==> design.v <==
module PC(pcout,pcin,clk, rst);
	input [6:0]pcin;
	input clk, rst;
	output reg [6:0] pcout;
	always@(posedge clk) begin
		if(rst) pcout <= 0;
		else pcout <= pcin;
	end
endmodule
module pcplus1(pcout,pcin);
	input[6:0] pcin;
	output [6:0] pcout;
	assign pcout = pcin + 7'b1;
endmodule
module loadWord();
endmodule
module storeWord();
endmodule
module jump(nextAddr,jumpAddr, jump,pc);
	output reg [6:0] nextAddr;
	input[25:0] jumpAddr;
	input jump;
	input [6:0] pc;
	always@(*)
	if(jump) nextAddr =  jumpAddr[6:0] ; 
	else nextAddr = pc;
endmodule 
module jumpRegister(nextAddr,s,jr,pc);
	output reg [6:0] nextAddr;
	input[31:0] s;
	input jr;
	input [6:0]pc;
	always@(*)
	if(jr) nextAddr =  s[6:0];
	else nextAddr = pc;
endmodule 
module BGT(nextAddr,offset,pc,bgt);
	output reg[6:0] nextAddr;
	input [15:0]offset;
	input bgt;
	input [6:0] pc;		
	always@(*)begin
	if (bgt) begin
		nextAddr = offset[6:0];
	end
	else nextAddr = pc;
	end
endmodule
module adderCLA32(sum, cout, overf, zerof, negf, a, b);
	output [31:0] sum;
	output cout, overf, zerof, negf;
	input [31:0] a, b;
	wire [7:0]temp;
	genvar i;
	generate
		for (i = 0; i < 8; i = i + 1)
		begin: adder
			if (i == 0)
				CLA_4bit a0(sum[3:0], temp[0], a[3:0], b[3:0], 1'b0);
			else
				CLA_4bit a1(sum[((i * 4) + 3): (i * 4)], temp[i], a[((i * 4) + 3): (i * 4)], b[((i * 4) + 3): (i * 4)], temp[i - 1]);
		end
	endgenerate
	assign cout = temp[7];
	assign overf = (a[31] == b[31]) && (sum[31] != a[31]);
	assign zerof = !overf && ((sum == 0) && !cout);
	assign negf = !overf && (cout || (!cout && sum[31]));
endmodule
module CLA_4bit(sum, cout, a, b, cin);
    output [3:0] sum;
    output cout;
    input [3:0] a, b;
    input cin;
    wire [3:0] g, p, c;
    assign g = a & b;  
    assign p = a ^ b;  
    assign c[0] = cin;
    assign c[1] = g[0] | (p[0] & c[0]);
    assign c[2] = g[1] | (p[1] & g[0]) | (p[1] & p[0] & c[0]);
    assign c[3] = g[2] | (p[2] & g[1]) | (p[2] & p[1] & g[0]) | (p[2] & p[1] & p[0] & c[0]);
    assign cout = g[3] | (p[3] & g[2]) | (p[3] & p[2] & g[1]) | (p[3] & p[2] & p[1] & g[0]) |(p[3] & p[2] & p[1] & p[0] & c[0]);
    assign sum = p ^ c;
endmodule
module subtractorRTL(diff, bout, overf, zerof, negf, a, b);
	output [31:0] diff;
	output bout, overf, zerof, negf;
	input [31:0] a, b;
	adderCLA32 sub(diff, bout, overf, zerof, negf, a, (~b + 32'b1));
endmodule
module shiftRTL(in, amount, dataOut, zeroFlag, overflowFlag, carryoutFlag, negativeFlag);
	input [31:0] in;
	input [1:0] amount;
	output [31:0] dataOut;
	output zeroFlag, overflowFlag, carryoutFlag, negativeFlag;
	assign overflowFlag = 1'b0;
	assign carryoutFlag = (amount == 2'b00) ? 1'b0 : in[31];
	assign dataOut = (amount == 2'b00) ? in : (amount == 2'b01) ? in << 1 : (amount == 2'b10) ? in << 2 : in << 3;
	assign negativeFlag = dataOut[31];
	assign zeroFlag = (dataOut == 0) ? 1'b1 : 1'b0;
endmodule
module compareRTL(busA, busB, dataOut, zeroFlag, overflowFlag, carryoutFlag, negativeFlag);
	input [31:0] busA, busB;
	output [31:0] dataOut;
	output  zeroFlag, overflowFlag, carryoutFlag, negativeFlag;
	assign zeroFlag = 0;
	assign overflowFlag = 0;
	assign carryoutFlag = 0;
	assign negativeFlag = 0;
	assign dataOut = (busA < busB) ? 1 : 0;
endmodule
module xorRTL(a,b,out,zerof,negf,overf,carry);
	input [31:0] a, b;
	output [31:0] out;
	output zerof,negf,overf,carry;
	genvar i;
	generate
		for (i = 0; i < 32; i = i + 1)
		begin: xorLogic
			xor1 o(a[i],b[i],out[i]);
		end
	endgenerate
	assign zerof = (out == 0);
	assign negf = 0;
	assign overf = 0;
	assign carry = 0;
endmodule
module xor1(a,b,out);
	input a,b;
	output  out;
	assign out = a^b;
endmodule	
module andRTL(a,b,out,zerof,negf,overf,carry);
	input  [31:0] a, b;
	output  [31:0] out;
	output  zerof,negf,overf,carry;
	genvar i;
	generate
		for (i = 0; i < 32; i = i + 1)
		begin: andLogic
			and1 o(a[i],b[i],out[i]);
		end
	endgenerate
	assign zerof = (out ==  32'b0);
	assign negf = 0;
	assign overf = 0;
	assign carry = 0;
endmodule
module and1(a,b,out);
	input a,b;
	output  out;
	assign out = a*b;
endmodule
module orRTL(a,b,out,zerof,negf,overf,carry);
	input  [31:0] a, b;
	output  [31:0] out;
	output  zerof,negf,overf,carry;
	wire zerof;
	genvar i;
	generate
		for (i = 0; i < 32; i = i + 1)
		begin: orLogic
			or1 o(a[i],b[i],out[i]);
		end
	endgenerate
	assign zerof = (out == 0);
	assign negf = 0;
	assign overf = 0;
	assign carry = 0;
endmodule
module or1(a,b,out);
	input a,b;
	output  out;
	assign out = a||b;
endmodule 
module alu(dataOut, zeroFlag, overflowFlag, carryoutFlag, negativeFlag, busA, busB, control);
	output [31:0] dataOut;
	output zeroFlag, overflowFlag, carryoutFlag, negativeFlag;
	input [31:0]busA, busB;
	input [2:0] control;
	wire [31:0] dataOut8 [7:0];
	wire [7:0] zeroFlag8, overflowFlag8, carryoutFlag8, negativeFlag8;
	assign dataOut8[0] = 32'b0;
	assign zeroFlag8[0] = 1'b0;  
	assign overflowFlag8[0] = 1'b0;
	assign carryoutFlag8[0] = 1'b0;
	assign negativeFlag8[0] = 1'b0;
	adderCLA32 adder(dataOut8[1], carryoutFlag8[1], overflowFlag8[1], zeroFlag8[1], negativeFlag8[1], busA, busB);
	subtractorRTL subtractor(dataOut8[2], carryoutFlag8[2], overflowFlag8[2], zeroFlag8[2], negativeFlag8[2], busA, busB);
	andRTL ander(busA, busB,dataOut8[3],zeroFlag8[3], negativeFlag8[3], overflowFlag8[3],carryoutFlag8[3] );
	orRTL orer(busA, busB,dataOut8[4],zeroFlag8[4], negativeFlag8[4], overflowFlag8[4],carryoutFlag8[4] );
	xorRTL xorer(busA, busB,dataOut8[5],zeroFlag8[5], negativeFlag8[5], overflowFlag8[5],carryoutFlag8[5] );
	compareRTL comparer(busA, busB,dataOut8[6], zeroFlag8[6], overflowFlag8[6], carryoutFlag8[6], negativeFlag8[6]);
	shiftRTL shifter(busA, busB[1:0],dataOut8[7], zeroFlag8[7], overflowFlag8[7], carryoutFlag8[7], negativeFlag8[7]);
	mux32_8 selDataOut(dataOut, dataOut8[0], dataOut8[1], dataOut8[2], dataOut8[3], dataOut8[4], dataOut8[5], dataOut8[6], dataOut8[7], control);
	mux1_8 selZero(zeroFlag, zeroFlag8, control);
	mux1_8 selOverf(overflowFlag, overflowFlag8, control);
	mux1_8 selCarry(carryoutFlag, carryoutFlag8, control);
	mux1_8 selNeg(negativeFlag, negativeFlag8, control);
endmodule
module mux32_8 (D0, i0,
					i1,
					i2,
					i3,
					i4,
					i5,
					i6,
					i7, sel);
	output [31:0] D0;
	input [31:0] i0, i1, i2, i3, i4, i5, i6, i7;
	input[2:0] sel;
	wire [31:0] v [1:0];
	mux32_4 m0(v[0], i0,  i1,  i2,  i3,  sel[0], sel[1]);
	mux32_4 m1(v[1], i4,  i5,  i6,  i7,  sel[0], sel[1]);
	mux32_2 m10(D0, v[0], v[1], sel[2]);
endmodule
module mux32_4(D0, in0, in1, in2, in3, sel0, sel1);
	output [31:0] D0;
	input [31:0] in0, in1, in2, in3; 
	input sel0, sel1;
	wire [31:0] q0, q1;
	mux32_2 m0(q0, in0, in1, sel0);
	mux32_2 m1(q1, in2, in3, sel0);
	mux32_2 m (D0, q0, q1, sel1);
endmodule
module mux32_2(D0, in0, in1, sel0);
	output [31:0] D0;
	input  [31:0] in0, in1;
	input sel0;
	wire nSel;
	wire [31:0] q0, q1;
	not(nSel, sel0);
	genvar i;
	generate
	for (i = 0; i < 32; i = i + 1)
	begin: ands
		and(q0[i], in1[i], sel0);
		and(q1[i], in0[i], nSel);
	end
	endgenerate
	genvar j;
	generate
	for (j = 0; j < 32; j = j + 1)
	begin: ors
		or(D0[j], q0[j], q1[j]);
	end
	endgenerate
endmodule
module mux1_8 (D0, i, sel);
	output D0;
	input [7:0] i;
	input[2:0] sel;
	wire v [1:0];
	mux1_4 m0(v[0], i[0],  i[1],  i[2],  i[3],  sel[0], sel[1]);
	mux1_4 m1(v[1], i[4],  i[5],  i[6],  i[7],  sel[0], sel[1]);
	mux1_2 m10(D0, v[0], v[1], sel[2]);
endmodule
module mux1_4(D0, in0, in1, in2, in3, sel0, sel1);
	output D0;
	input in0, in1, in2, in3; 
	input sel0, sel1;
	wire q0, q1;
	mux1_2 m0(q0, in0, in1, sel0);
	mux1_2 m1(q1, in2, in3, sel0);
	mux1_2 m (D0, q0, q1, sel1);
endmodule
module mux1_2(D0, in0, in1, sel0);
	output D0;
	input in0, in1;
	input sel0;
	wire nSel;
	wire q0, q1;
	not(nSel, sel0);
	and(q0, in1, sel0);
	and(q1, in0, nSel);
	or(D0, q0, q1);
endmodule
module registerFile (readOut_1, readOut_2, readSel_1, readSel_2, writeSel, data, we, rst, clock);
	output [31:0] readOut_1, readOut_2;
	input [4:0] readSel_1, readSel_2, writeSel;
	input [31:0] data;
	input we, rst, clock;
	reg [31:0] memory [31:0];  
	mux32 ma0(readOut_1, memory[0],
						memory[1],
						memory[2],
						memory[3],
						memory[4],
						memory[5],
						memory[6],
						memory[7],
						memory[8],
						memory[9],
						memory[10],
						memory[11],
						memory[12],
						memory[13],
						memory[14],
						memory[15],
						memory[16],
						memory[17],
						memory[18],
						memory[19],
						memory[20],
						memory[21],
						memory[22],
						memory[23],
						memory[24],
						memory[25],
						memory[26],
						memory[27],
						memory[28],
						memory[29],
						memory[30],
						memory[31], readSel_1);
	mux32 ma1(readOut_2, memory[0],
						memory[1],
						memory[2],
						memory[3],
						memory[4],
						memory[5],
						memory[6],
						memory[7],
						memory[8],
						memory[9],
						memory[10],
						memory[11],
						memory[12],
						memory[13],
						memory[14],
						memory[15],
						memory[16],
						memory[17],
						memory[18],
						memory[19],
						memory[20],
						memory[21],
						memory[22],
						memory[23],
						memory[24],
						memory[25],
						memory[26],
						memory[27],
						memory[28],
						memory[29],
						memory[30],
						memory[31], readSel_2);
	wire [31:0] writeDec, enWriteDec;
	decoder dec0(writeDec, writeSel);  
	and a0 (enWriteDec[0],  writeDec[0],  we);
	and a1 (enWriteDec[1],  writeDec[1],  we);
	and a2 (enWriteDec[2],  writeDec[2],  we);
	and a3 (enWriteDec[3],  writeDec[3],  we);
	and a4 (enWriteDec[4],  writeDec[4],  we);
	and a5 (enWriteDec[5],  writeDec[5],  we);
	and a6 (enWriteDec[6],  writeDec[6],  we);
	and a7 (enWriteDec[7],  writeDec[7],  we);
	and a8 (enWriteDec[8],  writeDec[8],  we);
	and a9 (enWriteDec[9],  writeDec[9],  we);
	and a10(enWriteDec[10], writeDec[10], we);
	and a11(enWriteDec[11], writeDec[11], we);
	and a12(enWriteDec[12], writeDec[12], we);
	and a13(enWriteDec[13], writeDec[13], we);
	and a14(enWriteDec[14], writeDec[14], we);
	and a15(enWriteDec[15], writeDec[15], we);
	and a16(enWriteDec[16], writeDec[16], we);
	and a17(enWriteDec[17], writeDec[17], we);
	and a18(enWriteDec[18], writeDec[18], we);
	and a19(enWriteDec[19], writeDec[19], we);
	and a20(enWriteDec[20], writeDec[20], we);
	and a21(enWriteDec[21], writeDec[21], we);
	and a22(enWriteDec[22], writeDec[22], we);
	and a23(enWriteDec[23], writeDec[23], we);
	and a24(enWriteDec[24], writeDec[24], we);
	and a25(enWriteDec[25], writeDec[25], we);
	and a26(enWriteDec[26], writeDec[26], we);
	and a27(enWriteDec[27], writeDec[27], we);
	and a28(enWriteDec[28], writeDec[28], we);
	and a29(enWriteDec[29], writeDec[29], we);
	and a30(enWriteDec[30], writeDec[30], we);
	and a31(enWriteDec[31], writeDec[31], we);
	integer k;
	always @(posedge clock)
	begin
		if (rst)
		begin
			for (k = 1; k < 32; k = k + 1)
				memory[k] <= 32'b0;
		end
		else
		begin
			for (k = 1; k < 32; k = k + 1)
			begin
				if (enWriteDec[k])
				begin
					memory[k][31:0] <= data[31:0];
				end
			end
		end
		memory[0] <= 32'b0;
	end
endmodule
module decoder(decode, select);
	output [31:0] decode;
	input [4:0] select;
	wire [4:0] nSelect;
	not n0(nSelect[0], select[0]);
	not n1(nSelect[1], select[1]);
	not n2(nSelect[2], select[2]);
	not n3(nSelect[3], select[3]);
	not n4(nSelect[4], select[4]);
	and a0 (decode[0],  nSelect[4], nSelect[3], nSelect[2], nSelect[1], nSelect[0]);
	and a1 (decode[1],  nSelect[4], nSelect[3], nSelect[2], nSelect[1],  select[0]);
	and a2 (decode[2],  nSelect[4], nSelect[3], nSelect[2],  select[1], nSelect[0]);
	and a3 (decode[3],  nSelect[4], nSelect[3], nSelect[2],  select[1],  select[0]);
	and a4 (decode[4],  nSelect[4], nSelect[3],  select[2], nSelect[1], nSelect[0]);
	and a5 (decode[5],  nSelect[4], nSelect[3],  select[2], nSelect[1],  select[0]);
	and a6 (decode[6],  nSelect[4], nSelect[3],  select[2],  select[1], nSelect[0]);
	and a7 (decode[7],  nSelect[4], nSelect[3],  select[2],  select[1],  select[0]);
	and a8 (decode[8],  nSelect[4],  select[3], nSelect[2], nSelect[1], nSelect[0]);
	and a9 (decode[9],  nSelect[4],  select[3], nSelect[2], nSelect[1],  select[0]);
	and a10(decode[10], nSelect[4],  select[3], nSelect[2],  select[1], nSelect[0]);
	and a11(decode[11], nSelect[4],  select[3], nSelect[2],  select[1],  select[0]);
	and a12(decode[12], nSelect[4],  select[3],  select[2], nSelect[1], nSelect[0]);
	and a13(decode[13], nSelect[4],  select[3],  select[2], nSelect[1],  select[0]);
	and a14(decode[14], nSelect[4],  select[3],  select[2],  select[1], nSelect[0]);
	and a15(decode[15], nSelect[4],  select[3],  select[2],  select[1],  select[0]);
	and a16(decode[16],  select[4], nSelect[3], nSelect[2], nSelect[1], nSelect[0]);
	and a17(decode[17],  select[4], nSelect[3], nSelect[2], nSelect[1],  select[0]);
	and a18(decode[18],  select[4], nSelect[3], nSelect[2],  select[1], nSelect[0]);
	and a19(decode[19],  select[4], nSelect[3], nSelect[2],  select[1],  select[0]);
	and a20(decode[20],  select[4], nSelect[3],  select[2], nSelect[1], nSelect[0]);
	and a21(decode[21],  select[4], nSelect[3],  select[2], nSelect[1],  select[0]);
	and a22(decode[22],  select[4], nSelect[3],  select[2],  select[1], nSelect[0]);
	and a23(decode[23],  select[4], nSelect[3],  select[2],  select[1],  select[0]);
	and a24(decode[24],  select[4],  select[3], nSelect[2], nSelect[1], nSelect[0]);
	and a25(decode[25],  select[4],  select[3], nSelect[2], nSelect[1],  select[0]);
	and a26(decode[26],  select[4],  select[3], nSelect[2],  select[1], nSelect[0]);
	and a27(decode[27],  select[4],  select[3], nSelect[2],  select[1],  select[0]);
	and a28(decode[28],  select[4],  select[3],  select[2], nSelect[1], nSelect[0]);
	and a29(decode[29],  select[4],  select[3],  select[2], nSelect[1],  select[0]);
	and a30(decode[30],  select[4],  select[3],  select[2],  select[1], nSelect[0]);
	and a31(decode[31],  select[4],  select[3],  select[2],  select[1],  select[0]);
endmodule
module mux2(D0, in0, in1, sel0);
	output [31:0] D0;
	input  [31:0] in0, in1;
	input sel0;
	wire nSel;
	wire [31:0] q0, q1;
	not(nSel, sel0);
	and(q0[0], in1[0], sel0);
	and(q0[1], in1[1], sel0);
	and(q0[2], in1[2], sel0);
	and(q0[3], in1[3], sel0);
	and(q0[4], in1[4], sel0);
	and(q0[5], in1[5], sel0);
	and(q0[6], in1[6], sel0);
	and(q0[7], in1[7], sel0);
	and(q0[8], in1[8], sel0);
	and(q0[9], in1[9], sel0);
	and(q0[10], in1[10], sel0);
	and(q0[11], in1[11], sel0);
	and(q0[12], in1[12], sel0);
	and(q0[13], in1[13], sel0);
	and(q0[14], in1[14], sel0);
	and(q0[15], in1[15], sel0);
	and(q0[16], in1[16], sel0);
	and(q0[17], in1[17], sel0);
	and(q0[18], in1[18], sel0);
	and(q0[19], in1[19], sel0);
	and(q0[20], in1[20], sel0);
	and(q0[21], in1[21], sel0);
	and(q0[22], in1[22], sel0);
	and(q0[23], in1[23], sel0);
	and(q0[24], in1[24], sel0);
	and(q0[25], in1[25], sel0);
	and(q0[26], in1[26], sel0);
	and(q0[27], in1[27], sel0);
	and(q0[28], in1[28], sel0);
	and(q0[29], in1[29], sel0);
	and(q0[30], in1[30], sel0);
	and(q0[31], in1[31], sel0);
	and(q1[0], in0[0], nSel);
	and(q1[1], in0[1], nSel);
	and(q1[2], in0[2], nSel);
	and(q1[3], in0[3], nSel);
	and(q1[4], in0[4], nSel);
	and(q1[5], in0[5], nSel);
	and(q1[6], in0[6], nSel);
	and(q1[7], in0[7], nSel);
	and(q1[8], in0[8], nSel);
	and(q1[9], in0[9], nSel);
	and(q1[10], in0[10], nSel);
	and(q1[11], in0[11], nSel);
	and(q1[12], in0[12], nSel);
	and(q1[13], in0[13], nSel);
	and(q1[14], in0[14], nSel);
	and(q1[15], in0[15], nSel);
	and(q1[16], in0[16], nSel);
	and(q1[17], in0[17], nSel);
	and(q1[18], in0[18], nSel);
	and(q1[19], in0[19], nSel);
	and(q1[20], in0[20], nSel);
	and(q1[21], in0[21], nSel);
	and(q1[22], in0[22], nSel);
	and(q1[23], in0[23], nSel);
	and(q1[24], in0[24], nSel);
	and(q1[25], in0[25], nSel);
	and(q1[26], in0[26], nSel);
	and(q1[27], in0[27], nSel);
	and(q1[28], in0[28], nSel);
	and(q1[29], in0[29], nSel);
	and(q1[30], in0[30], nSel);
	and(q1[31], in0[31], nSel);
	or(D0[0], q0[0], q1[0]);
	or(D0[1], q0[1], q1[1]);
	or(D0[2], q0[2], q1[2]);
	or(D0[3], q0[3], q1[3]);
	or(D0[4], q0[4], q1[4]);
	or(D0[5], q0[5], q1[5]);
	or(D0[6], q0[6], q1[6]);
	or(D0[7], q0[7], q1[7]);
	or(D0[8], q0[8], q1[8]);
	or(D0[9], q0[9], q1[9]);
	or(D0[10], q0[10], q1[10]);
	or(D0[11], q0[11], q1[11]);
	or(D0[12], q0[12], q1[12]);
	or(D0[13], q0[13], q1[13]);
	or(D0[14], q0[14], q1[14]);
	or(D0[15], q0[15], q1[15]);
	or(D0[16], q0[16], q1[16]);
	or(D0[17], q0[17], q1[17]);
	or(D0[18], q0[18], q1[18]);
	or(D0[19], q0[19], q1[19]);
	or(D0[20], q0[20], q1[20]);
	or(D0[21], q0[21], q1[21]);
	or(D0[22], q0[22], q1[22]);
	or(D0[23], q0[23], q1[23]);
	or(D0[24], q0[24], q1[24]);
	or(D0[25], q0[25], q1[25]);
	or(D0[26], q0[26], q1[26]);
	or(D0[27], q0[27], q1[27]);
	or(D0[28], q0[28], q1[28]);
	or(D0[29], q0[29], q1[29]);
	or(D0[30], q0[30], q1[30]);
	or(D0[31], q0[31], q1[31]);
endmodule
module mux4(D0, in0, in1, in2, in3, sel0, sel1);
	output [31:0] D0;
	input [31:0] in0, in1, in2, in3; 
	input sel0, sel1;
	wire [31:0] q0, q1;
	mux2 m0(q0, in0, in1, sel0);
	mux2 m1(q1, in2, in3, sel0);
	mux2 m (D0, q0, q1, sel1);
endmodule
module mux32 (D0, i0,
						i1,
						i2,
						i3,
						i4,
						i5,
						i6,
						i7,
						i8,
						i9,
						i10,
						i11,
						i12,
						i13,
						i14,
						i15,
						i16,
						i17,
						i18,
						i19,
						i20,
						i21,
						i22,
						i23,
						i24,
						i25,
						i26,
						i27,
						i28,
						i29,
						i30,
						i31, sel);
	output [31:0] D0;
	input [31:0] i0, i1, i2, i3, i4, i5, i6, i7, i8, i9, i10, i11, i12, i13, i14, i15, i16, i17, i18, i19, i20, i21, i22, i23, i24, i25, i26, i27, i28, i29, i30, i31;
	input[4:0] sel;
	wire [31:0] v [9:0];
	mux4 m0(v[0], i0,  i1,  i2,  i3,  sel[0], sel[1]);
	mux4 m1(v[1], i4,  i5,  i6,  i7,  sel[0], sel[1]);
	mux4 m2(v[2], i8,  i9,  i10, i11, sel[0], sel[1]);
	mux4 m3(v[3], i12, i13, i14, i15, sel[0], sel[1]);
	mux4 m4(v[4], i16, i17, i18, i19, sel[0], sel[1]);
	mux4 m5(v[5], i20, i21, i22, i23, sel[0], sel[1]);
	mux4 m6(v[6], i24, i25, i26, i27, sel[0], sel[1]);
	mux4 m7(v[7], i28, i29, i30, i31, sel[0], sel[1]);
	mux4 m8(v[8], v[0], v[1], v[2], v[3], sel[2], sel[3]);
	mux4 m9(v[9], v[4], v[5], v[6], v[7], sel[2], sel[3]);
	mux2 m10(D0, v[8], v[9], sel[4]);
endmodule
module instructiondec(instructionOut,clk,rst,instruction,pc,dmemAddr,dmemWriteData,dmemWrite,dmemRead,dmemReadData);
	input [31:0] instruction;
	input [6:0] pc;
	input clk, rst;
	output [4:0] dmemAddr;
	output [31:0] dmemWriteData;
	output dmemWrite, dmemRead;
	input [31:0] dmemReadData;
	output [6:0]instructionOut;
	 wire regDst,branch,memRead,memtoReg,memWrite,ALUSrc, regWrite,j,jr;
	 wire [2:0]ALUOp;
	 controlunit c1(regDst,branch,memRead,memtoReg,memWrite,ALUSrc, regWrite,ALUOp,j,jr,instruction[31:26]);
	wire [4:0] writereg;
	wire[31:0] readdata1,readdata2;
	wire [31:0]data;
	assign writereg = (regDst)? instruction[15:11]:instruction[20:16];
	registerFile reg1(readdata1,readdata2,instruction[25:21],instruction[20:16],writereg,data,regWrite,rst,clk);
	wire [31:0]ins32bit;
	signextend s1(ins32bit,instruction[15:0]);
	wire [31:0] busB;
	assign busB = (ALUSrc)? ins32bit:readdata2;
	wire [2:0] control;
	ALUcontrol alu1(control,instruction[5:0],ALUOp);
	wire [31:0] aluresult;
	wire zerof,overf,carryf,negf;
	alu alu2(aluresult,zerof,overf,carryf,negf,readdata1,busB,control);
	wire [31:0] readdata;  
	assign dmemAddr = aluresult[4:0];
	assign dmemWriteData = readdata2;
	assign dmemWrite = memWrite;
	assign dmemRead = memRead;
	assign readdata = dmemReadData;
	assign data = (memtoReg)? readdata:aluresult;
	wire [6:0]out1;
	jump j1(out1,instruction[25:0],j,pc);
	wire [6:0]out2;
	jumpRegister jr1(out2,readdata1,jr,out1);
	wire bgt;
	assign bgt = branch && (~negf);
	BGT b10(instructionOut, instruction[15:0], out2, bgt);
endmodule
module controlunit(regDst,branch,memRead,memtoReg,memWrite,ALUSrc, regWrite,ALUOp,j, jr, instruction);
	input[5:0] instruction;
	output reg regDst,branch,memRead,memtoReg,memWrite,ALUSrc, regWrite, j, jr;
	output reg [2:0]ALUOp;
	parameter [5:0]
	NOP =	6'b0,
	AND =	6'b100100,
	ANDI =6'b1100,
	OR =	6'b100101,
	ORI =	6'b001101,
	XOR =	6'b100110,
	XORI =6'b1110,
	ADD =	6'b100000,
	ADDI =6'b1000,
	SUB = 6'b100010,
	SLT =	6'b101010,
	SLL =	6'b1,
	J =	6'b10,
	JR =	6'b1001,
	BGT =	6'b111,
	LW = 	6'b100011,
	SW = 	6'b101011;
	always@(*) begin
		case(instruction)
			NOP: begin
					regDst=1;
					ALUSrc=0;
					memtoReg = 0;
					regWrite=1;
					memRead = 0;
					memWrite =0;
					branch = 0;
					ALUOp=3'b010;
					j=0;
					jr=0;
				end
			AND: begin
					regDst=1;
					ALUSrc=0;
					memtoReg = 0;
					regWrite=1;
					memRead = 0;
					memWrite =0;
					branch = 0;
					ALUOp=3'b010;
					j=0;
					jr=0;
				end
			ANDI: begin
					regDst=1;
					ALUSrc=1;
					memtoReg = 0;
					regWrite=1;
					memRead = 0;
					memWrite =0;
					branch = 0;
					ALUOp=3'b011;
					j=0;
					jr=0;
				end
			OR: begin
					regDst=1;
					ALUSrc=0;
					memtoReg = 0;
					regWrite=1;
					memRead = 0;
					memWrite =0;
					branch = 0;
					ALUOp=3'b010;
					j=0;
					jr=0;
				end
			ORI: begin
					regDst=1;
					ALUSrc=1;
					memtoReg = 0;
					regWrite=1;
					memRead = 0;
					memWrite =0;
					branch = 0;
					ALUOp=3'b101;
					j=0;
					jr=0;
				end
			XOR: begin
					regDst=1;
					ALUSrc=0;
					memtoReg = 0;
					regWrite=1;
					memRead = 0;
					memWrite =0;
					branch = 0;
					ALUOp=3'b010;
					j=0;
					jr=0;
				end
			XORI: begin
					regDst=1;
					ALUSrc=1;
					memtoReg = 0;
					regWrite=1;
					memRead = 0;
					memWrite =0;
					branch = 0;
					ALUOp=3'b100;
					j=0;
					jr=0;
				end
			ADD: begin
					regDst=1;
					ALUSrc=0;
					memtoReg = 0;
					regWrite=1;
					memRead = 0;
					memWrite =0;
					branch = 0;
					ALUOp=3'b010;
					j=0;
					jr=0;
				end
			ADDI: begin
					regDst=1;
					ALUSrc=1;
					memtoReg = 0;
					regWrite=1;
					memRead = 0;
					memWrite =0;
					branch = 0;
					ALUOp=3'b0;
					j=0;
					jr=0;
				end
			SUB: begin
					regDst=1;
					ALUSrc=0;
					memtoReg = 0;
					regWrite=1;
					memRead = 0;
					memWrite =0;
					branch = 0;
					ALUOp=3'b010;
					j=0;
					jr=0;
				end
			SLT: begin
					regDst=1;
					ALUSrc=0;
					memtoReg = 0;
					regWrite=1;
					memRead = 0;
					memWrite =0;
					branch = 0;
					ALUOp=3'b010;
					j=0;
					jr=0;
				end
			SLL: begin
					regDst=1;
					ALUSrc=0;
					memtoReg = 0;
					regWrite=1;
					memRead = 0;
					memWrite =0;
					branch = 0;
					ALUOp=3'b010;
					j=0;
					jr=0;
				end
			J: begin
					regDst=1;
					ALUSrc=0;
					memtoReg = 0;
					regWrite=1;
					memRead = 0;
					memWrite =0;
					branch = 0;
					ALUOp=3'b010;
					j=1;
					jr=0;
				end
			JR: begin
					regDst=1;
					ALUSrc=0;
					memtoReg = 0;
					regWrite=1;
					memRead = 0;
					memWrite =0;
					branch = 0;
					ALUOp=3'b010;
					j=0;
					jr=1;
				end
			BGT: begin
					regDst=1'bx;
					ALUSrc=0;
					memtoReg = 1'bx;
					regWrite=0;
					memRead = 0;
					memWrite =0;
					branch = 1;
					ALUOp=3'b001;
					j=0;
					jr=0;
				end
			LW: begin
					regDst=0;
					ALUSrc=1;
					memtoReg = 1;
					regWrite=1;
					memRead = 1;
					memWrite =0;
					branch = 0;
					ALUOp=3'b0;
					j=0;
					jr=0;
				end
			SW: begin
					regDst= 1'bx;
					ALUSrc=1;
					memtoReg = 1'bx;
					regWrite = 0;
					memRead = 0;
					memWrite = 1;
					branch = 0;
					ALUOp = 3'b0;
					j=0;
					jr=0;
				end
			default: begin  
					regDst=1;
					ALUSrc=0;
					memtoReg = 0;
					regWrite=1;
					memRead = 0;
					memWrite =0;
					branch = 0;
					ALUOp=2'b10;
					j=0;
					jr=0;
					end
		endcase
	end
endmodule 
module ALUcontrol (control,instruction,ALUOp);
	input [5:0] instruction;
	input [2:0] ALUOp;
	output reg [2:0] control;
	always@(*)begin
		case(ALUOp)
			3'b0: control = 3'b001;
			3'b001: control = 3'b010;
			3'b010: begin 
				if (instruction == 6'b0) control = 3'b0;
				else if (instruction == 6'b100000) control = 3'b001; 
				else if (instruction == 6'b100010) control = 3'b010; 
				else if (instruction == 6'b100100) control = 3'b011; 
				else if (instruction == 6'b100101) control = 3'b100; 
				else if (instruction == 6'b100110) control = 3'b101; 
				else if (instruction == 6'b101010) control = 3'b110; 
				else if (instruction == 6'b000001) control = 3'b111; 
				else control =3'b0;
			end
			3'b011: control = 3'b011; 
			3'b100: control = 3'b101; 
			3'b101: control = 3'b100; 
			default: control =3'b0;
			endcase
	end
endmodule
module signextend(instruction32bit,instruction);
	input[15:0] instruction;
	output [31:0] instruction32bit;
	assign instruction32bit = (instruction[15]) ? {15'b1, instruction[15:0]} : {15'b0,instruction[15:0]};
endmodule
module cpu(clk, rst, imem_addr, imem_data, dmem_addr, dmem_wdata, dmem_we, dmem_re, dmem_rdata);
	input clk;
	input rst;
	output [6:0] imem_addr;
	input [31:0] imem_data;
	output [4:0] dmem_addr;
	output [31:0] dmem_wdata;
	output dmem_we;
	output dmem_re;
	input [31:0] dmem_rdata;
	wire[6:0] programcounter,pcout,instructionOut;
	PC p1(programcounter,instructionOut,clk,rst);
	pcplus1 pc2(pcout,programcounter);
	assign imem_addr = programcounter;
	instructiondec in2(instructionOut,clk,rst,imem_data,pcout,dmem_addr,dmem_wdata,dmem_we,dmem_re,dmem_rdata);
endmodule
==> run.sh <==
#!/bin/bash
# the make line also repeats each setting of config.mk as NAME=value (left out here)
make -C /OpenROAD-flow-scripts/flow DESIGN_CONFIG=/design/flow/config.mk WORK_HOME=/design/flow/orfs CLKGATE_MAP_FILE= finish
==> config.mk <==
export PLATFORM = sky130hd
export DESIGN_NAME = cpu
export DESIGN_NICKNAME = cpu
export VERILOG_FILES = /design/flow/design.v
export SDC_FILE = /design/flow/constraint.sdc
export NUM_CORES = 4
export LEC_CHECK = 0
export CAP_MARGIN = 20
export CORE_MARGIN = 2
export CORE_UTILIZATION = 72
export CTS_CLUSTER_DIAMETER = 341
export CTS_CLUSTER_SIZE = 41
export MAX_ROUTING_LAYER = met4
export PLACE_DENSITY = 0.65
export SLEW_MARGIN = 20
==> constraint.sdc <==
create_clock -name core_clock -period 6.72 [get_ports {clk}]
set_input_delay 1.3440 -clock core_clock [delete_from_list [all_inputs] [get_ports {clk}]]
set_output_delay 1.3440 -clock core_clock [all_outputs]
set_load 0.01 [all_outputs]
==> results of run 1 <==
-- metal layers --
| metal | GRT overflow | track usage, % |
|---|---|---|
| met5 | - | - |
| met4 | 15 | 68.8 |
| met3 | 15 | 60.2 |
| met2 | 13 | 90.9 |
| met1 | 0 | 78.9 |
-- metrics by stage --
stage | std cells | cell area (µm²) | setup TNS [ns]
floorplan | 6189 | 58800 | -0.00548
global placement | 7590 | 65700 | -513.48
detailed placement | 7590 | 65700 | -574.16
CTS | 7690 | 68000 | -0.0856
-- repair_timing --
item                                    in CTS
pin swaps                                   38
gates resized                              153
buffers inserted                            61
cloned                                      11
endpoints found under the setup margin     441
==> results.txt, run 1 <==
Figures from the flow reports.

Run status:
- The flow did not finish.
- It got as far as 5_1_grt and failed there.
- The first error in the log reads "[ERROR GRT-0232] Routing congestion too high. Check the congestion heatmap in the GUI".

Synth:
- The run gives the area of the synthesized netlist per yosys stat as around 58000 µm².
- The run gives the fraction of the mapped netlist area in simple logic gates as a little under an eighth.
- The run puts the count of different cell masters after synthesis at approximately 110.
- The mapped netlist covers 58400 µm².
- The main area contributors are sky130_fd_sc_hd__dfxtp_1, sky130_fd_sc_hd__mux4_2, sky130_fd_sc_hd__o21ai_0.
- The run puts the synthesized-area fraction occupied by xor and xnor cells at around 1.0%.
- At floorplan, the net count of the design was reported as approximately 6400.
- Post-synth the commonest register cell is sky130_fd_sc_hd__dfxtp_1.
- The run gives the average cell area after synthesis as around 9.4 µm².
- The run puts the adder-cell share of the synthesized area at under 10%.
- The run gives the gate count after technology mapping as a little over 6000.
- The run gives the proportion of synthesized area in mux cells as 22.7%.
- In the post-synthesis netlist, the cell with the most instances is sky130_fd_sc_hd__dfxtp_1.
- For this run, the register share of the synthesized area comes to about a third.
- The run puts the count of warnings emitted by yosys at 13.
- Yosys reports that the most numerous cell types are sky130_fd_sc_hd__dfxtp_1, sky130_fd_sc_hd__o21ai_0, sky130_fd_sc_hd__nand3_1.
- The cell type that accounts for the most area after synthesis is sky130_fd_sc_hd__dfxtp_1.
- In this run the biggest area consumer among cell types represents about a third of the synthesized area.
- The run gives the fraction of registers with async set/reset as 0%.
- The run gives the synthesized-area fraction occupied by ao, oa, aoi and oai cells as a little over 20%.
- The run puts the number of storage elements in the synthesis netlist at ~1000.
- For reference, the top logic cell family by area is multiplexers.
- The run puts the total cells reported by yosys after synthesis at a little over 6000.
- The synthesized design contains 0 enable-type register cells.

Die:
- The chip occupies 83300 µm².
- Before placement the cells fill just over 70% of the core.
- The run puts the number of top-level design ports at 112.
- The run gives the die extent in y as 289 µm.
- The horizontal die dimension reported for this design is just under 300 µm.
- Row generation in the floorplan step produced between 100 and 150 rows.
- The run puts the placeable core region at 80400 µm².

CTS:
- In this run the deepest clock path goes through 3 buffers.
- The tree is rooted in a sky130_fd_sc_hd__clkbuf_16.
- The run gives the total clock sinks as roughly 1000.
- The run puts the number of buffers inserted during clock tree synthesis at 28.
- The run gives the hold buffer count at CTS as 0.
- Looking at the clock tree report, the H-tree level count equals 1.

Placed design:
- The congestion estimate from routability-driven global placement came to about 1.1.
- The run gives the detailed placer's ending HPWL as around 170000 µm.
- The run gives the post-placement worst setup slack as -1.27 ns.
- The run puts the quantity of I/O buffers inserted on ports at roughly 110.

GRT:
- The global routing report lists combined usage of all routing layers as about three quarters.
- Global routing finished with a remaining overflow of approximately 43.
==> inputs of run 2 (changes only) <==
- CELL_PAD_IN_SITES_DETAIL_PLACEMENT: unset -> 2
- CORE_ASPECT_RATIO: unset -> 0.93
- CORE_MARGIN: 2 -> 5
- CORE_UTILIZATION: 72 -> 58
- CTS_CLUSTER_DIAMETER: 341 -> 395
- CTS_CLUSTER_SIZE: 41 -> unset
- PLACE_DENSITY: 0.65 -> unset
- PLACE_DENSITY_LB_ADDON: unset -> 0.3
- SETUP_SLACK_MARGIN: unset -> -1.01
- SLEW_MARGIN: 20 -> 40
- clock period: 6.72 -> 14.3 ns (I/O delays scaled with it)
==> results.txt, run 2 <==
Figures from the flow reports.

Synth:
- The run gives the sequential cell area fraction in the yosys report as between 30% and 40%.
- The run gives the count of different cell masters after synthesis as 106.
- The run gives the average cell area after synthesis as 9.43 µm².
- Ranked by instance count, the synthesized netlist is headed by sky130_fd_sc_hd__dfxtp_1, sky130_fd_sc_hd__o21ai_0, sky130_fd_sc_hd__nand3_1.
- The run puts the mapped cell area at slightly below 60000 µm².
- Ranked by total cell area, the synthesized netlist is headed by sky130_fd_sc_hd__dfxtp_1, sky130_fd_sc_hd__mux4_2, sky130_fd_sc_hd__o21ai_0.
- Yosys instantiated no cell more often than sky130_fd_sc_hd__dfxtp_1.
- The run gives the count of warnings emitted by yosys as 13.
- The run puts the post-synth tally of flip-flops with integrated enable at 0.
- Summed over its instances, the top area cell type makes up about a third of the synthesized netlist area.
- The run puts the synthesized-area fraction occupied by ao, oa, aoi and oai cells at approximately a fifth.
- The run gives the area of the synthesized netlist per yosys stat as 58400 µm².
- The run gives the proportion of synthesized area in mux cells as between 20% and 30%.
- The run gives the total cells reported by yosys after synthesis as 6189.
- The largest total area in the synthesized netlist belongs to sky130_fd_sc_hd__dfxtp_1.
- The run gives the commonest register cell after synthesis as sky130_fd_sc_hd__dfxtp_1.
- The run gives the synthesized-area fraction occupied by xor and xnor cells as 1.04%.
- After technology mapping, the gate count stands at 6189.
- The run puts the fraction of the mapped netlist area in simple logic gates at roughly an eighth.
- The run gives the adder-cell share of the synthesized area as roughly 3.5%.
- The run gives the net count after synthesis as between 6000 and 7000.
- The run gives the fraction of registers with async set/reset as 0%.
- In this run, synthesis produced a sequential element count of ~1000.
- In the synthesized netlist, the dominant kind of combinational cell is multiplexers.

Placed design:
- The placement summary gives the final routability congestion estimate as between 0.9 and 1.
- During placement, the flow inserted port buffers numbering ~110.

Die:
- The chip occupies 107000 µm².
- The run puts the die extent in y at between 300 and 400 µm.
- The run gives the width of the chip as 339 µm.
- The run puts the number of top-level design ports at approximately 110.
- The share of the core area taken by cells at floorplan is between 50 and 60%.
- The run puts the placeable core region at approximately 100000 µm².
- The run puts the cell row count at roughly 110.

Run status:
- The run gives the failing step as 3_5_place_dp.
- The run stopped with a tool error.
- The tool reported: "[ERROR DPL-0033] detailed placement checks failed during check placement".
-- run 2: per-stage QoR --
stage	hold WS, ns	instance area, µm²
after floorplan	0.442	58400
after global placement	0.450	59500
==> inputs of run 3 (changes only) <==
- ABC_AREA: unset -> 0
- CAP_MARGIN: 20 -> 15
- CELL_PAD_IN_SITES_DETAIL_PLACEMENT: 2 -> unset
- CORE_ASPECT_RATIO: 0.93 -> 0.68
- CORE_MARGIN: 5 -> 2
- CORE_UTILIZATION: 58 -> 56
- CTS_CLUSTER_DIAMETER: 395 -> unset
- MAX_ROUTING_LAYER: met4 -> met5
- PLACE_DENSITY_LB_ADDON: 0.3 -> 0.13
- SETUP_SLACK_MARGIN: -1.01 -> unset
- SLEW_MARGIN: 40 -> 20
- TNS_END_PERCENT: unset -> 70
- clock period: 14.3 -> 6.14 ns (I/O delays scaled with it)
==> results.txt, run 3 <==
Results of the full flow below.

Run status:
- The flow ran to the end, but the layout failed its checks.
- The checks that failed: negative setup slack.

Placed design:
- The run gives the routability congestion estimate from global placement as ~1.1.
- At the placement stage, the worst setup path has a slack of -1.60 ns.
- The run puts the quantity of I/O buffers inserted on ports at 111.
- The run gives the detailed placer's ending HPWL as 176000 µm.
- The run puts the total instance count after detailed placement at 7921.

GRT:
- Entering global routing, the biggest net connects 187 pins.
- The run puts the via count of the first global-routing pass at ~55000.
- The run gives the number of antenna violations at the first check in global routing as 10.
- The run puts the sum of overflow across all layers after global routing at 0.
- In the global route stage, overall resource usage came out at 47.1%.
- The run puts the global-route wire length before repair at 375000 µm.

Synth:
- The run puts the area of the synthesized netlist per yosys stat at about 58000 µm².
- In this run, the synthesized area fraction spent on AND-OR/OR-AND gates is recorded as about a fifth.
- Among the non-sequential cells, multiplexers take the most area.
- The run gives the fraction of the mapped netlist area in simple logic gates as 11.7%.
- The run gives the commonest register cell after synthesis as sky130_fd_sc_hd__dfxtp_1.
- The run puts the adder-cell share of the synthesized area at around 3.5%.
- The run gives the most common cell in the netlist as sky130_fd_sc_hd__dfxtp_1.
- The synthesized netlist was found by Yosys to have about 6200 cells.
- Sorting the synthesized cells by how often they occur yields sky130_fd_sc_hd__dfxtp_1, sky130_fd_sc_hd__o21ai_0, sky130_fd_sc_hd__nand3_1.
- The run gives the fraction of registers with async set/reset as 0%.
- The synthesized design devotes to its leading area cell type approximately 34% of total area.
- The synthesis log from Yosys contains 13 warnings.
- The run gives the gate count after technology mapping as 6189.
- In this run, synthesis produced a sequential element count of about 1000.
- The run puts the net count after synthesis at between 6000 and 7000.
- In the Yosys report, the sequential cells make up 34.3% of the chip area.
- sky130_fd_sc_hd__dfxtp_1 takes more of the synthesized area than any other cell.
- The run puts the average cell area after synthesis at roughly 9.4 µm².
- Summing all multiplexer cells gives an area fraction of 22.7%.
- The run gives the synthesized-area fraction occupied by xor and xnor cells as approximately 1.0%.
- In this run, synthesis inferred 0 flip-flops with an integrated enable.
- The run gives the count of different cell masters after synthesis as around 110.
- The run puts the mapped cell area at 58400 µm².
- In the post-synthesis netlist, the biggest area contributors are sky130_fd_sc_hd__dfxtp_1, sky130_fd_sc_hd__mux4_2, sky130_fd_sc_hd__o21ai_0.

Die:
- At the floorplan stage, the core utilization is reported as between 50 and 60%.
- The run gives the placeable core region as about 100000 µm².
- The run puts the overall die area at around 110000 µm².
- The run gives the die extent in y as around 270 µm.
- The run puts the cell row count at just under 100.
- The run puts the number of top-level design ports at 112.
- The floorplan step set the die width to a little under 400 µm.

Timing:
- The run puts the maximum clock skew at final layout at 0.0428 ns.
- In the finished design, the share of the clock period the worst path needs comes to 110%.
- The run puts the number of failing setup endpoints in the final timing report at around 640.
- The run puts the transition time of the tightest slew-check pin at 1.23 ns.
- The run puts the final worst slack at -0.632 ns.
- Final hold analysis gives a worst-case slack of around 0.47 ns.
- The final hold violation count recorded for this run is 0.
- Counting I/O delays and the setup requirement, the final critical path takes 6.77 ns.
- For reference, the final report shows the max-slew violation count at 0.
- The run puts the maximum clock rate at around 150 MHz.
- Setup repair after global routing could not meet its margin everywhere.
- The run gives the total negative setup slack as -152.54 ns.
- The run puts the worst relative slew slack at roughly 18%.

Route:
- The run gives the detailed-routing iteration count for the pre-antenna-repair pass as 7.
- The run gives the number of vias per cell after detailed routing as ~7.1.
- The run gives the sum of routed wire length over all layers as between 200000 and 300000 µm.
- The run gives the via count as between 50000 and 60000.
- The script logs the mean routed wire length per placed instance as 31.5 µm.
- After the first detailed-routing iteration, the DRC count stood at ~9700.
- Nets still carrying antenna violations after routing amount to 0.
- TritonRoute reported its final design rule violation total as 0.

Hold path:
- The run gives the hold path depth as 2.
- The run gives the sink of the worst hold path as in2.reg1.memory[5][10]$_SDFFE_PP0P_.
- Note that the worst hold path type here is register to register.
- The run gives the launch instance of the worst min-delay path as in2.reg1.memory[5][10]$_SDFFE_PP0P_.

CTS:
- The run puts the worst-skew pair later-pin latency at roughly 0.74 ns.
- CTS reports a maximum clock tree buffer depth of 3.
- TritonCTS built the clock tree.
- For this design, the CTS-stage hold fixing added 0 buffers.
- After clock tree synthesis, the clock-pin slew on the worst setup and hold paths is around 0.07 ns.
- The run puts the number of levels the H-tree was split into at 3.
- The number of clock buffers added by TritonCTS is roughly 96.
- The run gives the total clock sinks as about 1000.
- The root buffer cell chosen for the clock tree is sky130_fd_sc_hd__clkbuf_16.

Setup path:
- In this run the register-to-register setup slack is approximately 0.060 ns.
- The worst setup path is captured at an output pin.
- Per STA, the endpoint of the critical path is dmem_addr[0].
- The run gives the cell with the biggest individual delay on the critical path as sky130_fd_sc_hd__or4_4.
- In this run the worst setup path begins at imem_data[16].
- The OpenROAD report gives the critical path a data arrival time of about 5.5 ns.
- The run gives the startpoint type of the worst setup path as an input port.
- Broken down by cell family, the worst path's largest delay share belongs to AND-OR/OR-AND gates.
- The run puts the worst stage delay on the critical path at between 0.5 and 0.6 ns.
- The run gives the depth of the worst register-to-register path as 28.
- The run gives the endpoint of the most critical register-to-register path as in2.reg1.memory[9][28]$_SDFFE_PP0P_.
- The script reports the combined buffer and inverter count of the critical path as 9.
- The run puts the highest fanout seen on the critical path at 6.
- The required time at the worst endpoint is listed as 4.91 ns.
- The run puts the critical path depth in cells at 22.
- The critical path in this run is classified as input port to output pin.
- Per the timing report, the most critical flop-to-flop path originates at in2.reg1.memory[31][10]$_SDFFE_PP0P_.
- The signal on the critical path passes through buf_16 -> buf_16 -> buf_12 -> buf_12 -> mux2_4 -> a22o_1 -> mux4_2 -> mux2i_2 -> buf_4 -> o21a_1 -> buf_6 -> buf_12 -> ha_4 -> buf_6 -> o21ai_2 -> a21oi_2 -> o21ai_2 -> a21oi_2 -> or4_4 -> a31oi_4 -> a2bb2oi_4 -> buf_6.

Power and ir drop:
- The script extracted a net switching power of about 5.3 mW.
- The run gives the reported combinational group power as about 4.2 mW.
- The run gives the power drawn by the sequential cells as 6.67 mW.
- In this run the power density over the cells is ~230 nW/µm².
- Sequential cells account for slightly below 40% of the total power.
- The run gives the worst ir drop on vdd as approximately 0.29 mV.
- Combinational logic burns roughly a quarter of the power.
- The run puts the power in the clock group at 6.42 mW.
- The run puts the leakage dissipation at 29.4 nW.
- Cell internal power was estimated by the tool at between 10 and 15 mW.
- Switching power as a fraction of the total was reported as between 30% and 40%.
- The run gives the highest-power group as registers.
- Of the total power, the clock network draws 37.2%.

Final layout:
- The run gives the total number of nets in the final design as between 7000 and 8000.
- The run puts the number of standard cells in the final layout excluding fillers at 8290.
- The run puts the fill cell instance count of the final layout at 7559.
- Between the synthesized netlist and the finished layout, the area growth was recorded as 28.3%.

Job:
- The run gives the total tool warning count as roughly 110.
- The run gives the max-capacitance violation count as 0.
run 3: cell type report:
cell class,instances,area [µm²],area share (%)
antenna,9,22.5,0.0301
inverter,120,462,0.617
tap,1386,1730,2.32
clock inverter,40,539,0.720
timing repair buffer,1193,12100,16.1
multi-input combinational,4406,37200,49.7
sequential,999,20000,26.7
clock buffer,137,2820,3.76
run 3: layer usage:
layer  up-vias  track usage [%]  part of all wire [%]
li1      24476                -                     -
met1     28471             65.5                    38
met2      4924             62.7                    39
met3      1012             19.0                    17
met4         8             23.7                   6.1
met5         -                0                 0.023
run 3: stage by stage:
stage          utilization (%)  cell area, µm²  power [mW]
4_1_cts                   71.2           73400        16.9
2_1_floorplan                -           59400        8.65
6_report                  72.6           74900        17.2
3_3_place_gp              65.0           67000        10.1
3_5_place_dp              65.0           67000        10.1
5_1_grt                   72.6           74800        17.6
run 3: timing repair:
action,4_1_cts,5_1_grt
resized,318,157
buffers inserted,93,65
pin swaps,99,97
endpoints found under the setup margin,550,702
gates cloned,31,4
==> inputs of run 4 (changes only) <==
- ABC_AREA: 0 -> unset
- CAP_MARGIN: 15 -> 20
- CORE_ASPECT_RATIO: 0.68 -> unset
- CORE_UTILIZATION: 56 -> 71
- CTS_CLUSTER_SIZE: unset -> 46
- MAX_ROUTING_LAYER: met5 -> met4
- PLACE_DENSITY: unset -> 0.95
- PLACE_DENSITY_LB_ADDON: 0.13 -> unset
- TNS_END_PERCENT: 70 -> unset
- clock period: 6.14 -> 9.69 ns (I/O delays scaled with it)
==> results.txt, run 4 <==
Figures from the flow reports.

Run status:
- The run stopped with a tool error.
- The run gives the failing step as 5_1_grt.
- The first error in the log reads "[ERROR GRT-0116] Global routing finished with congestion. Check the congestion regions in the DRC Viewer".

Die:
- In this run the vertical extent of the chip is 291 µm.
- The run gives the overall die area as about 84000 µm².
- In this run the core area contains about 110 standard-cell rows.
- The run gives the placeable core region as between 80000 and 90000 µm².
- The run gives the number of top-level design ports as approximately 110.
- In this run the horizontal extent of the chip is a little under 300 µm.
- The run puts the starting density of the core at 71.4%.

Synth:
- The run gives the adder-cell share of the synthesized area as 3.47%.
- The run puts the count of warnings emitted by yosys at 13.
- For reference, simple AND, OR, NAND and NOR cells occupy a little under an eighth of the area reported after synthesis.
- The run gives the total cells reported by yosys after synthesis as roughly 6200.
- The run gives the area share of the leading cell type in the synthesized netlist as approximately a third.
- The run puts the gate count after technology mapping at 6189.
- After Yosys synthesis, XOR and XNOR cells account for roughly 1.0% of the synthesized area.
- The main area contributors are sky130_fd_sc_hd__dfxtp_1, sky130_fd_sc_hd__mux4_2, sky130_fd_sc_hd__o21ai_0.
- The run gives the fraction of registers with async set/reset as 0%.
- The run puts the proportion of synthesized area in mux cells at 22.7%.
- The run gives the area of the synthesized netlist per yosys stat as ~58000 µm².
- The run puts the average cell area after synthesis at between 9 and 10 µm².
- Among all cell types in the netlist, the one instantiated most often is sky130_fd_sc_hd__dfxtp_1.
- In the synthesized netlist, the cells that appear most often are sky130_fd_sc_hd__dfxtp_1, sky130_fd_sc_hd__o21ai_0, sky130_fd_sc_hd__nand3_1.
- The run gives the count of different cell masters after synthesis as 106.
- After synthesis, the largest family of logic cells by area is multiplexers.
- The synthesized design spends more area on one cell type than any other, namely sky130_fd_sc_hd__dfxtp_1.
- The run gives the sequential cell area fraction in the yosys report as between 30% and 40%.
- Per the synthesis report, the AND-OR/OR-AND share of the synthesized area is around a fifth.
- The run gives the commonest register cell after synthesis as sky130_fd_sc_hd__dfxtp_1.
- The run puts the mapped cell area at 58400 µm².
- The run gives the post-synth tally of flip-flops with integrated enable as 0.
- The run gives the net count after synthesis as around 6400.
- The run gives the number of storage elements in the synthesis netlist as approximately 1000.

CTS:
- The cell sitting at the root of the clock tree is a sky130_fd_sc_hd__clkbuf_16.
- The H-tree was split into 3 levels.
- The run puts the number of buffers on the longest clock path at 3.
- The run gives the number of buffers inserted during clock tree synthesis as about 100.
- Per the repair_timing log after CTS, setup buffers inserted total 0.
- The run puts the total clock sinks at around 1000.
- In this run, post-CTS repair resized a total of 0 instances.
- The run puts the hold buffer count at CTS at 0.

Placed design:
- The run puts the quantity of I/O buffers inserted on ports at between 100 and 150.
- After its last routability iteration, the placer logged a weighted congestion of 1.24.
- Per the detailed placement report, the placed cell area equals 59700 µm².
- In the placement report, post-DP HPWL is listed as ~150000 µm.
- The run gives the total instance count after detailed placement as about 6900.

GRT:
- The run gives the sum of overflow across all layers after global routing as 6.
- Global routing used between 70% and 80% of the available tracks across all layers.
run 4: routing by layer:
| metal | global-route usage, % | GRT overflow |
|---|---|---|
| met1 | 71.3 | 0 |
| met2 | 85.0 | 1 |
| met3 | 67.9 | 2 |
| met4 | 66.6 | 3 |
| met5 | - | - |
run 4: through the flow:
stage | hold slack, ns | worst slack (ns)
after CTS | 0.469 | 0.185
after floorplan | 0.442 | 1.20
after global placement | 0.450 | 0.314
after detailed placement | 0.459 | 0.0214
==> inputs of run 5 (changes only) <==
- CORE_UTILIZATION: 71 -> 66
- CTS_CLUSTER_SIZE: 46 -> unset
- PLACE_DENSITY: 0.95 -> 0.6
- clock period: 9.69 -> 7.01 ns (I/O delays scaled with it)
==> results.txt, run 5 <==
Results of the full flow below.

Power and ir drop:
- The run gives the total power consumption of the routed design as roughly 15 mW.
- The worst VDD IR drop from the latest analysis is 0.241 mV.
- The run gives the share of total power in sequential cells as between 30 and 40%.
- The run gives the proportion of total power due to net switching as 29.3%.
- The analysis attributes to net switching a power of 4.41 mW.
- The run gives the power in the clock group as just over 6 mW.
- The run gives the power drawn by the sequential cells as just under 6 mW.
- In this run the static leakage power is 27.8 nW.
- The run puts the total power density per cell area at 214 nW/µm².
- The run gives the highest-power group as the clock network.
- The run puts the cell internal power dissipation at around 11 mW.
- The run puts the portion of total power attributed to the clock network at roughly two fifths.
- The run puts the reported combinational group power at 3.08 mW.
- The run puts the part of the total power dissipated in combinational logic at 20.4%.

Setup path:
- In this design, the critical path's most frequently occurring cell is sky130_fd_sc_hd__buf_4.
- The run gives the worst stage delay on the critical path as 0.70 ns.
- STA classifies the critical path startpoint as an input port.
- Per the STA report, the cell with the highest stage delay on the worst path is sky130_fd_sc_hd__nor4_1.
- By startpoint and endpoint, the worst setup path is classified as input port to output pin.
- Logic depth along the worst register-to-register path is recorded as 28.
- The run gives the reg2reg setup slack as 0.79 ns.
- STA classifies the critical path endpoint as an output pin.
- The run gives the critical path depth in cells as 19.
- The data arrival time reported for the critical path is roughly 5.7 ns.
- The run gives the kind of cell adding the most delay to the critical path as buffers and inverters.
- Walking the worst path, the cells encountered are buf_8 -> buf_8 -> buf_4 -> mux4_2 -> nand2b_1 -> a21oi_1 -> nor4_1 -> buf_4 -> a21oi_1 -> buf_4 -> ha_1 -> a21oi_2 -> nor2b_4 -> a2111oi_4 -> o221ai_4 -> a31oi_4 -> buf_4 -> a2bb2oi_2 -> buf_2.
- The run gives the launch point of the worst path as imem_data[17].
- The run gives the count of buffer and inverter cells on the critical path as 7.
- The endpoint identified for the worst register-to-register timing path is in2.reg1.memory[15][28]$_SDFFE_PP0P_.
- The run gives the launch point of the worst reg-to-reg path as in2.reg1.memory[22][1]$_SDFFE_PP0P_.
- In this run the worst setup path terminates at dmem_addr[0].
- The run gives the worst endpoint required time as 5.61 ns.
- The run puts the highest fanout seen on the critical path at 17.

GRT:
- The run puts the pin count of the biggest net entering global routing at around 170.
- The number of antenna violations at the first check in global routing was 10.
- The run puts the global-route wire length before repair at around 360000 µm.
- The run gives the via count of the first global-routing pass as 56172.
- The run gives the sum of overflow across all layers after global routing as 0.
- The run puts the total global routing track utilization at between 50 and 60%.

Synth:
- Counting instances in the post-synthesis netlist gives the leading cell types as sky130_fd_sc_hd__dfxtp_1, sky130_fd_sc_hd__o21ai_0, sky130_fd_sc_hd__nand3_1.
- The run puts the area share of the leading cell type in the synthesized netlist at 34.3%.
- The run puts the proportion of synthesized area in mux cells at 22.7%.
- The run puts the count of different cell masters after synthesis at approximately 110.
- The run puts the fraction of the mapped netlist area in simple logic gates at between 10% and 20%.
- The synthesized netlist devotes roughly 1.0% of its cell area to XOR and XNOR gates.
- The run gives the synthesized-area fraction occupied by ao, oa, aoi and oai cells as about 20%.
- The run puts the total cells reported by yosys after synthesis at a little over 6000.
- Summed over all instances, the cell type with the most area after synthesis is sky130_fd_sc_hd__dfxtp_1.
- The run puts the count of warnings emitted by yosys at 13.
- The run puts the average cell area after synthesis at 9.43 µm².
- For this run, the register share of the synthesized area comes to 34.3%.
- The run gives the fraction of registers with async set/reset as 0%.
- The run gives the net count after synthesis as 6407.
- The run gives the area of the synthesized netlist per yosys stat as just under 60000 µm².
- Per the post-synthesis report, the number of cells in the design is about 6200.
- By area, the combinational part of the netlist is dominated by multiplexers.
- The post-synth count of flops with an enable pin is 0.
- Post-synth the commonest register cell is sky130_fd_sc_hd__dfxtp_1.
- Sorting the synthesis cell report by count puts at the top sky130_fd_sc_hd__dfxtp_1.
- Yosys attributes the largest share of cell area to sky130_fd_sc_hd__dfxtp_1, sky130_fd_sc_hd__mux4_2, sky130_fd_sc_hd__o21ai_0.
- The run gives the adder-cell share of the synthesized area as ~3.5%.
- The run puts the mapped cell area at just under 60000 µm².
- Synthesis inferred between 900 and 1000 register bits.

Timing:
- The run gives the worst relative slew slack as about a fifth.
- The run gives the time the final worst path needs with I/O delays and setup as around 7 ns.
- The run puts the final worst slack at -0.0916 ns.
- The run gives the number of failing setup endpoints in the final timing report as 2.
- The run gives the maximum clock rate as 141 MHz.
- Setup repair after global routing could not meet its margin everywhere.
- The transition time recorded at the tightest slew-check pin is about 1.2 ns.
- The run puts the maximum clock skew at final layout at roughly 0.065 ns.
- For reference, the final report shows the max-slew violation count at 0.
- The run gives the share of the clock period used by the worst path after layout as 101%.
- The run gives the number of hold-slack violations in the final timing report as 0.
- The run puts the total negative setup slack at -0.100 ns.

Placed design:
- The run puts the post-placement worst setup slack at -1.23 ns.
- The run puts the detailed placer's ending HPWL at roughly 160000 µm.
- The run gives the instance area at placement as between 60000 and 70000 µm².
- The run gives the quantity of I/O buffers inserted on ports as 111.
- The run gives the routability congestion estimate from global placement as around 1.1.

Die:
- The run gives the number of top-level design ports as 112.
- The run puts the starting density of the core at approximately two thirds.
- The run gives the die extent in y as about 300 µm.
- The run puts the overall die area at ~90000 µm².
- The floorplan has 109 rows.
- Measured along the x axis, the die boundary spans ~300 µm.
- The run gives the placeable core region as approximately 88000 µm².

CTS:
- The root buffer cell chosen for the clock tree is sky130_fd_sc_hd__clkbuf_16.
- Looking at the clock tree report, the H-tree level count equals 3.
- Clock tree synthesis inserted a total of approximately 100 buffers.
- Per the skew report, the later register of the worst-skew pair sees a clock latency of between 0.7 and 0.8 ns.
- The clock tree has to reach about 1000 sinks.
- TritonCTS built the clock tree.
- The run gives the clock transition at the registers of the reported paths as around 0.060 ns.
- The run gives the number of buffers on the longest clock path as 3.

Route:
- The run puts the DRC marker count from the first detailed-route iteration at ~9000.
- The run puts the via count at about 58000.
- The run gives the post-detailed-route count of antenna-violating nets as 0.
- The run puts the number of vias per cell after detailed routing at about 7.4.
- Summed over all layers, the routed wires come to ~250000 µm.
- The run gives the detailed-routing iteration count for the pre-antenna-repair pass as 9.
- The run gives the post-detailed-route DRC marker count as 0.
- The run puts the detail-routed net length per standard cell at a little over 30 µm.

Hold path:
- According to the hold report, the worst path is of the register to register type.
- The run puts the hold path depth at 2.
- Looking at the hold checks, the worst path lands on in2.reg1.memory[26][10]$_SDFFE_PP0P_.
- Per the hold report, the tightest min-delay path originates at in2.reg1.memory[26][10]$_SDFFE_PP0P_.

Run status:
- The checks that failed were negative setup slack.
- The flow ran to the end, but the layout failed its checks.

Job:
- The run puts the max-capacitance violation count at 0.
- The run puts the total tool warning count at around 110.

Final layout:
- The run puts the design area at about 70000 µm².
- The run puts the total number of nets in the final design at about 7000.
- The run gives the layout-stage area growth over the synthesis result as 20.5%.
-- run 5: final cells by class --
type / instances / area [µm²]
Fill cell: 5668 / 17600
Inverter: 120 / 460
Multi-Input combinational cell: 4406 / 35300
Clock buffer: 145 / 3030
Timing Repair Buffer: 1000 / 9340
Tap cell: 1165 / 1460
Clock inverter: 44 / 751
Antenna cell: 13 / 32.5
Sequential cell: 999 / 20000
-- run 5: metrics by stage --
| step | hold WS, ns | std cells | utilization, % |
|---|---|---|---|
| 2_1_floorplan | 0.442 | 6189 | - |
| 3_3_place_gp | 0.452 | 7636 | 74.1 |
| 3_5_place_dp | 0.460 | 7636 | 74.1 |
| 4_1_cts | 0.468 | 7842 | 79.1 |
| 5_1_grt | 0.486 | 7887 | 79.9 |
| 6_report | 0.468 | 7892 | 79.9 |
-- run 5: repair_timing --
item,CTS,global route
pin swaps,9,19
cloned,4,3
endpoints found under the setup margin,35,93
gates resized,62,81
setup buffers,13,34
hold buffers,0,0
-- run 5: routing by layer --
metal  part of all wire [%]  GRT usage (%)
met1                     34           65.0
met2                     41           75.2
met3                     16           19.4
met4                    9.0           38.8
met5                      0              -
==> inputs of run 6 (changes only) <==
- ABC_AREA: unset -> 0
- CAP_MARGIN: 20 -> 15
- CORE_ASPECT_RATIO: unset -> 1.02
- CORE_UTILIZATION: 66 -> 72
- CTS_CLUSTER_DIAMETER: unset -> 346
- CTS_CLUSTER_SIZE: unset -> 37
- MAX_ROUTING_LAYER: met4 -> met5
- PLACE_DENSITY: 0.6 -> 0.65
- TNS_END_PERCENT: unset -> 5
- clock period: 7.01 -> 6.06 ns (I/O delays scaled with it)
==> results.txt, run 6 <==
Figures from the flow reports.

Die:
- The chip occupies ~83000 µm².
- The run puts the placeable core region at between 80000 and 90000 µm².
- The run puts the die extent in y at slightly below 300 µm.
- The run gives the width of the chip as roughly 290 µm.
- The run puts the number of top-level design ports at around 110.
- The run gives the starting density of the core as about 73%.
- The run puts the cell row count at between 100 and 150.

Synth:
- The main area contributors are sky130_fd_sc_hd__dfxtp_1, sky130_fd_sc_hd__mux4_2, sky130_fd_sc_hd__o21ai_0.
- The run gives the area share of the leading cell type in the synthesized netlist as 34.3%.
- The run gives the adder-cell share of the synthesized area as under 10%.
- The run puts the mapped cell area at slightly below 60000 µm².
- The run gives the average cell area after synthesis as roughly 9.4 µm².
- Per the synthesis report, the AND-OR/OR-AND share of the synthesized area is 20.2%.
- The run puts the proportion of synthesized area in mux cells at a little under a quarter.
- The run gives the cell taking the most area after synthesis as sky130_fd_sc_hd__dfxtp_1.
- The run puts the post-synth tally of flip-flops with integrated enable at 0.
- The run gives the sequential cell area fraction in the yosys report as ~34%.
- Among all flip-flop cells after synthesis, the most frequent one is sky130_fd_sc_hd__dfxtp_1.
- Yosys shows that the main logic family after synthesis is multiplexers.
- The cell-mix breakdown from Yosys lists the XOR/XNOR area share as between 1 and 1.5%.
- Per the synth stats, the proportion of register bits with asynchronous set or reset is 0%.
- The run puts the count of warnings emitted by yosys at 13.
- The run gives the number of storage elements in the synthesis netlist as about 1000.
- By count the netlist is led by sky130_fd_sc_hd__dfxtp_1, sky130_fd_sc_hd__o21ai_0, sky130_fd_sc_hd__nand3_1.
- After technology mapping, the gate count stands at around 6200.
- After Yosys synthesis, and, or, nand and nor cells account for between 10% and 20% of the synthesized area.
- The run gives the total cells reported by yosys after synthesis as between 6000 and 7000.
- According to the Yosys statistics, the synthesized design has a chip area of about 58000 µm².
- Counting distinct cell types in the post-synthesis netlist gives approximately 110.
- The run gives the most common cell in the netlist as sky130_fd_sc_hd__dfxtp_1.
- The number of nets in the synthesized netlist is roughly 6400.

CTS:
- In this run the number of H-tree levels came out at 1.
- The run gives the total clock sinks as between 900 and 1000.
- The clock passes through at most 3 buffers.
- The tree is rooted in a sky130_fd_sc_hd__clkbuf_16.
- CTS added clock buffers totalling 30.
- The run puts the hold buffer count at CTS at 0.

Placed design:
- The run puts the detailed placer's ending HPWL at 175000 µm.
- The run puts the quantity of I/O buffers inserted on ports at about 110.
- The run puts the routability congestion estimate from global placement at approximately 1.0.

Run status:
- The first error in the log reads "[ERROR GRT-0116] Global routing finished with congestion. Check the congestion regions in the DRC Viewer".
- The flow did not finish.
- The run gives the failing step as 5_1_grt.

GRT:
- Summed over all routing layers, the global router reports a total usage of 74.0%.
- The run puts the sum of overflow across all layers after global routing at 32.
run 6: what timing repair did:
item                       4_1_cts
pin swaps                       70
setup endpoints to repair      626
setup buffers                   78
resized                        267
cloned                          14
run 6: metal layers:
layer / GRT usage [%] / GRT overflow
met1: 76.0 / 0
met2: 90.6 / 11
met3: 58.8 / 7
met4: 66.7 / 14
met5: 32.8 / 0
run 6: per-stage QoR:
stage	setup TNS, ns	worst slack (ns)	instances	area [µm²]
2_1_floorplan	-120.48	-0.486	6189	58900
3_3_place_gp	-712.71	-1.32	7621	66100
3_5_place_dp	-768.36	-1.48	7621	66100
4_1_cts	-64.36	-0.488	7742	69000
Power is estimated from default activity; no workload was simulated.
